== run 1 ==
// pp_buffer_wrapper
module pp_buffer_wrapper #(
    parameter BRAM0_DEPTH = 32,
    parameter BRAM0_DW = 64,
    parameter BRAM1_DEPTH = 32,
    parameter BRAM1_DW = 64,
    parameter BURST_LEN_WIDTH = 8,
    parameter NUM_BURST_WIDTH = 8,
    parameter DDR_ADDR_WIDTH = 29,
    parameter DDR_DW = 64,
    parameter BRAM0_ADDR_WIDTH = $clog2(BRAM0_DEPTH),
    parameter BRAM1_ADDR_WIDTH = $clog2(BRAM1_DEPTH)
)
(
    input clk,
    input rst_n,
    input rd_start,
    input [BURST_LEN_WIDTH - 1 : 0] rd_burst_len,
    input [NUM_BURST_WIDTH - 1 : 0] rd_num_burst,
    input [DDR_ADDR_WIDTH - 1 : 0] rd_start_addr,    
    output rd_ready,
    output rd_done,
    input [BRAM0_ADDR_WIDTH - 1 : 0] rd_start_bram_addr,
    input bram0_r_en,
    input bram1_r_en,
    output [BRAM0_DW - 1 : 0] bram0_rdata,
    output [BRAM1_DW - 1 : 0] bram1_rdata,
    input [BRAM0_ADDR_WIDTH - 1 : 0] bram0_r_addr,
    input [BRAM1_ADDR_WIDTH - 1 : 0] bram1_r_addr,
    output [3: 0] m_axi_arid,
    output [DDR_ADDR_WIDTH - 1 : 0] m_axi_araddr,
    output [BURST_LEN_WIDTH - 1 : 0] m_axi_arlen,
    output [2 : 0] m_axi_arsize,
    output [1 : 0] m_axi_arburst,
    output         m_axi_arlock,
    output [3 : 0] m_axi_arcache,
    output [2 : 0] m_axi_arprot,
    output [3 : 0] m_axi_arqos,
    output         m_axi_arvalid,
    input          m_axi_arready,
    output m_axi_rready,
    input m_axi_rlast,
    input m_axi_rvalid,
    input [1 : 0] m_axi_rresp,
    input [3 : 0] m_axi_rid,
    input [DDR_DW - 1 : 0] m_axi_rdata
);
reg [1 : 0] d2b_active_bram;  
reg [BRAM0_ADDR_WIDTH - 1 : 0] d2b_bram_addr;
wire [BRAM0_ADDR_WIDTH - 1 : 0] bram0_w_addr;
wire [BRAM1_ADDR_WIDTH - 1 : 0] bram1_w_addr;
wire [BRAM0_DW - 1 : 0] bram0_wdata;
wire [BRAM1_DW - 1 : 0] bram1_wdata;
wire [BRAM0_DW - 1 : 0] rd_fifo_data;
wire rd_fifo_we;
wire bram0_w_en, bram1_w_en;
wire bram0_we, bram1_we;
always @(posedge clk or negedge rst_n) begin
    if (~rst_n) begin
        d2b_active_bram <= 2'b01;  
    end else if (rd_done) begin
        d2b_active_bram <= ~d2b_active_bram;  
    end
end
always @(posedge clk or negedge rst_n) begin
    if (~rst_n) begin
        d2b_bram_addr <= 0;
    end else if (rd_start & rd_ready) begin
  ...
Settings: LEC_CHECK=0, ABC_AREA=1, CAP_MARGIN=0, CORE_ASPECT_RATIO=0.51, CORE_MARGIN=2, CORE_UTILIZATION=63, MAX_ROUTING_LAYER=met4, PLACE_DENSITY_LB_ADDON=0.27, SLEW_MARGIN=20; clock period 5.87 ns.
run.sh (not shown) runs the stock make flow with config.mk's settings and CLKGATE_MAP_FILE=.
[inputs] run 2 vs run 1
- swapping 63 for 58 in CORE_UTILIZATION
- clearing ABC_AREA, which used to be 1
- clearing CORE_ASPECT_RATIO, which used to be 0.51
- putting PLACE_DENSITY at 0.6 where nothing was set
- swapping 0 for 15 in CAP_MARGIN
- putting CTS_CLUSTER_SIZE at 30 where nothing was set
- clearing MAX_ROUTING_LAYER, which used to be met4
- clearing PLACE_DENSITY_LB_ADDON, which used to be 0.27
- swapping 5.87 for 1.84 in the clock period (ns, I/O delays scaled along)
### Flow results
Out of run 1 and run 2, the only run to close with the timing, design-rule and antenna checks passing was run 1. In run 2 the implementation ran to completion but is not tape-out ready, as the final checks report setup timing. In the tables for run 1 and run 2, transition time of the tightest slew-check pin reads lower with run 2. Compared with run 1, run 2 is hungrier on power. Run 2 vs run 1 — area after synthesis dropped by a few percent. Post-synthesis chip area from yosys, run 1 and run 2: lower on run 2. Run 2 and run 1 ended up with roughly the same number of primary I/O pins. Run 2 vs run 1, area of all placed cells without fillers went up by about 9%. In the reports for run 1 and run 2, the smaller final setup violation count belongs to run 1. Comparing run 1 and run 2, the higher sequential power was measured on run 2. Going from run 1 to run 2, switching power total grew by more than 100%. Synthesized cell count (run 2 over run 1): decrease, 46%.
Input-level comparison between run 3 and run 2:
- a change of PLACE_DENSITY from 0.6 to 0.36
- a change of CAP_MARGIN from 15 to 20
- a deleted CTS_CLUSTER_SIZE that had been 30
- an added SETUP_SLACK_MARGIN of -0.19
- a change of CORE_UTILIZATION from 58 to 72
- a change of the clock period (ns, I/O delays scaled along) from 1.84 to 1.88
--- outcome ---
[flow] run 3 | stages: complete | final checks: fail | reason: setup timing
Compared run 3 vs run 2, and net switching power is up in run 3.
In the flow results for run 3 and run 2, the count of fill cells added during filler insertion is smaller on run 3.
In run 3, the routability congestion estimate from global placement came out about 3.7% above the value in run 2.
The count of buffer and inverter cells on the critical path reported for run 3 is smaller than that of run 2 by 2.
Run 2 → run 3: time the worst path needs with I/O delays and setup decreased by 54 ps relative to the old numbers; max-cap check violation count closely matched the old numbers.
What run 4 does differently from run 3 at the input level:
- SETUP_SLACK_MARGIN: -0.19 -> 0.59
- TNS_END_PERCENT: unset -> 5
- CORE_UTILIZATION: 72 -> 61
- PLACE_DENSITY: 0.36 -> unset
- the clock period (ns, I/O delays scaled along): 1.88 -> 2.2
## What came out
Re growth of design area from synthesis to finish: run 3 was lower than run 4.
In the tables for run 3 and run 4, met2 layer usage reported by global route reads lower with run 4.
The global routing usage summed across all routing layers reported for run 4 is smaller than that of run 3 by 16 points.
For the largest fanout of any net on the critical path, run 4 came in 1 lower than run 3 did.
Run 4 — final-layout setup total negative slack 412220 ps higher, run 3 as reference
Summary: with run 3 as the reference, initial antenna violation count in run 4 moved down by more than a quarter.
Re fmax: run 3 and run 4 aren't equal, and the lower value belongs to run 4.
STATUS run=run 4 STAGES=ALL_DONE FINAL_CHECKS=FAILED CAUSE=setup timing
Cell count along the critical path | run 4 above run 3
Fraction of power consumed by the clock network, run 3 and run 4: smaller value in run 4


## v16
pp_buffer_wrapper again, from the RTL that the note above started with.
clock: 4.01 ns
lec_check: 0
abc_area: 0
cap_margin: 20
cell_pad_in_sites_global_placement: 0
core_aspect_ratio: 1.5
core_margin: 2
core_utilization: 22
gpl_routability_driven: 0
max_routing_layer: met4
place_density_lb_addon: 0.0
setup_slack_margin: 0.63
slew_margin: 5
tns_end_percent: 90
v16 was carried through to the last stage, and its layout satisfied the timing, design-rule and antenna checks.
For v41, these inputs were changed with respect to v16:
==> flow/config.mk <==
export PLATFORM = sky130hd
export DESIGN_NAME = pp_buffer_wrapper
export DESIGN_NICKNAME = pp_buffer_wrapper
export VERILOG_FILES = /design/flow/design.v
export SDC_FILE = /design/flow/constraint.sdc
export NUM_CORES = 4
export LEC_CHECK = 0
export CAP_MARGIN = 20
export CORE_MARGIN = 2
export CORE_UTILIZATION = 72
export CTS_CLUSTER_SIZE = 14
export SLEW_MARGIN = 20
==> flow/constraint.sdc <==
create_clock -name core_clock -period 2.02 [get_ports {clk}]
set_input_delay 0.4040 -clock core_clock [delete_from_list [all_inputs] [get_ports {clk}]]
set_output_delay 0.4040 -clock core_clock [all_outputs]
set_load 0.01 [all_outputs]
### Flow results
No crash in v41: every stage finished, but the layout fails its final checks due to setup timing.
Diff v16 -> v41: mean post-synth cell area neither gained nor lost much, met1 capacity usage during global routing went up.
Die area for v41: about 70% down relative to v16
Cmp v41 vs v16: worst slew margin relative to its limit higher in v41
The clock network fraction of design power in v41 sits 5.3 points below the value recorded for v16.
v41 reports a lower area after detailed placement than v16 does.
v41 vs. v16: total routing resource utilization after global routing +27 points, worst voltage drop across the vdd grid +1.1 mV, cell area after layout -about 2.6%.
Input changes introduced in v55 (baseline for comparison: v41):
--- a/flow/config.mk
+++ b/flow/config.mk
@@ -6,7 +6,11 @@
 export NUM_CORES = 4
 export LEC_CHECK = 0
+export ABC_AREA = 1
 export CAP_MARGIN = 20
 export CORE_MARGIN = 2
 export CORE_UTILIZATION = 72
+export CTS_CLUSTER_DIAMETER = 381
 export CTS_CLUSTER_SIZE = 14
+export PLACE_DENSITY_LB_ADDON = 0.07
 export SLEW_MARGIN = 20
+export TNS_END_PERCENT = 75
==> flow/constraint.sdc <==
create_clock -name core_clock -period 1.88 [get_ports {clk}]
set_input_delay 0.3760 -clock core_clock [delete_from_list [all_inputs] [get_ports {clk}]]
set_output_delay 0.3760 -clock core_clock [all_outputs]
set_load 0.01 [all_outputs]
Findings:
For final net count, dividing the value from v41 by the value from v55 gives 0.60.
Cmp v41 and v55 / maximum clock frequency / lower: v41
Changes observed in v55 relative to v41: routed wire length climbed about 2.3%, final number of setup-violating endpoints increased by 3346 relative to the old numbers, total cells reported by yosys after synthesis climbed about 90%.
Relative to v41, the data required time at the worst endpoint of v55 is lower by 0.08 ns.
STATUS power attributed to the clock group: v55 wins against v41
In v55 the implementation ran to completion but is not tape-out ready, as the final checks report setup timing.
v55 ended up with a higher HPWL reported at the end of detailed placement than v41 did.
The following lists how v48 was set up differently from v55:
--- a/flow/config.mk
+++ b/flow/config.mk
@@ -6,11 +6,7 @@
 export NUM_CORES = 4
 export LEC_CHECK = 0
-export ABC_AREA = 1
 export CAP_MARGIN = 20
 export CORE_MARGIN = 2
 export CORE_UTILIZATION = 72
-export CTS_CLUSTER_DIAMETER = 381
-export CTS_CLUSTER_SIZE = 14
-export PLACE_DENSITY_LB_ADDON = 0.07
+export SETUP_SLACK_MARGIN = -0.19
 export SLEW_MARGIN = 20
-export TNS_END_PERCENT = 75
Findings:
- v48 gives more post-layout utilization of the core than v55 did.
- From v55 to v48 the numbers moved as follows: synthesized cell count moved down, routed wire length picked up an extra 1.2%, number of antenna repair diodes has increased, detail-routed via count per cell went up about 10%, sequential fraction of design power decreased 8.6 points.
- Comparing v48 and v55, the higher clock network power share was measured on v55.
- v48: initial antenna violation count 31 above v55
- From the logs: v48 reached the end of the flow and failed the layout checks with setup timing.
- Re area added between synthesis and finish: v48 and v55 aren't equal, and the lower value belongs to v55.
- From v55 to v48 the numbers moved as follows: worst path setup slack after routing went down; worst hold margin +0.026 ns.
Power figures rest on the tool's default switching activity, not on a simulated workload.
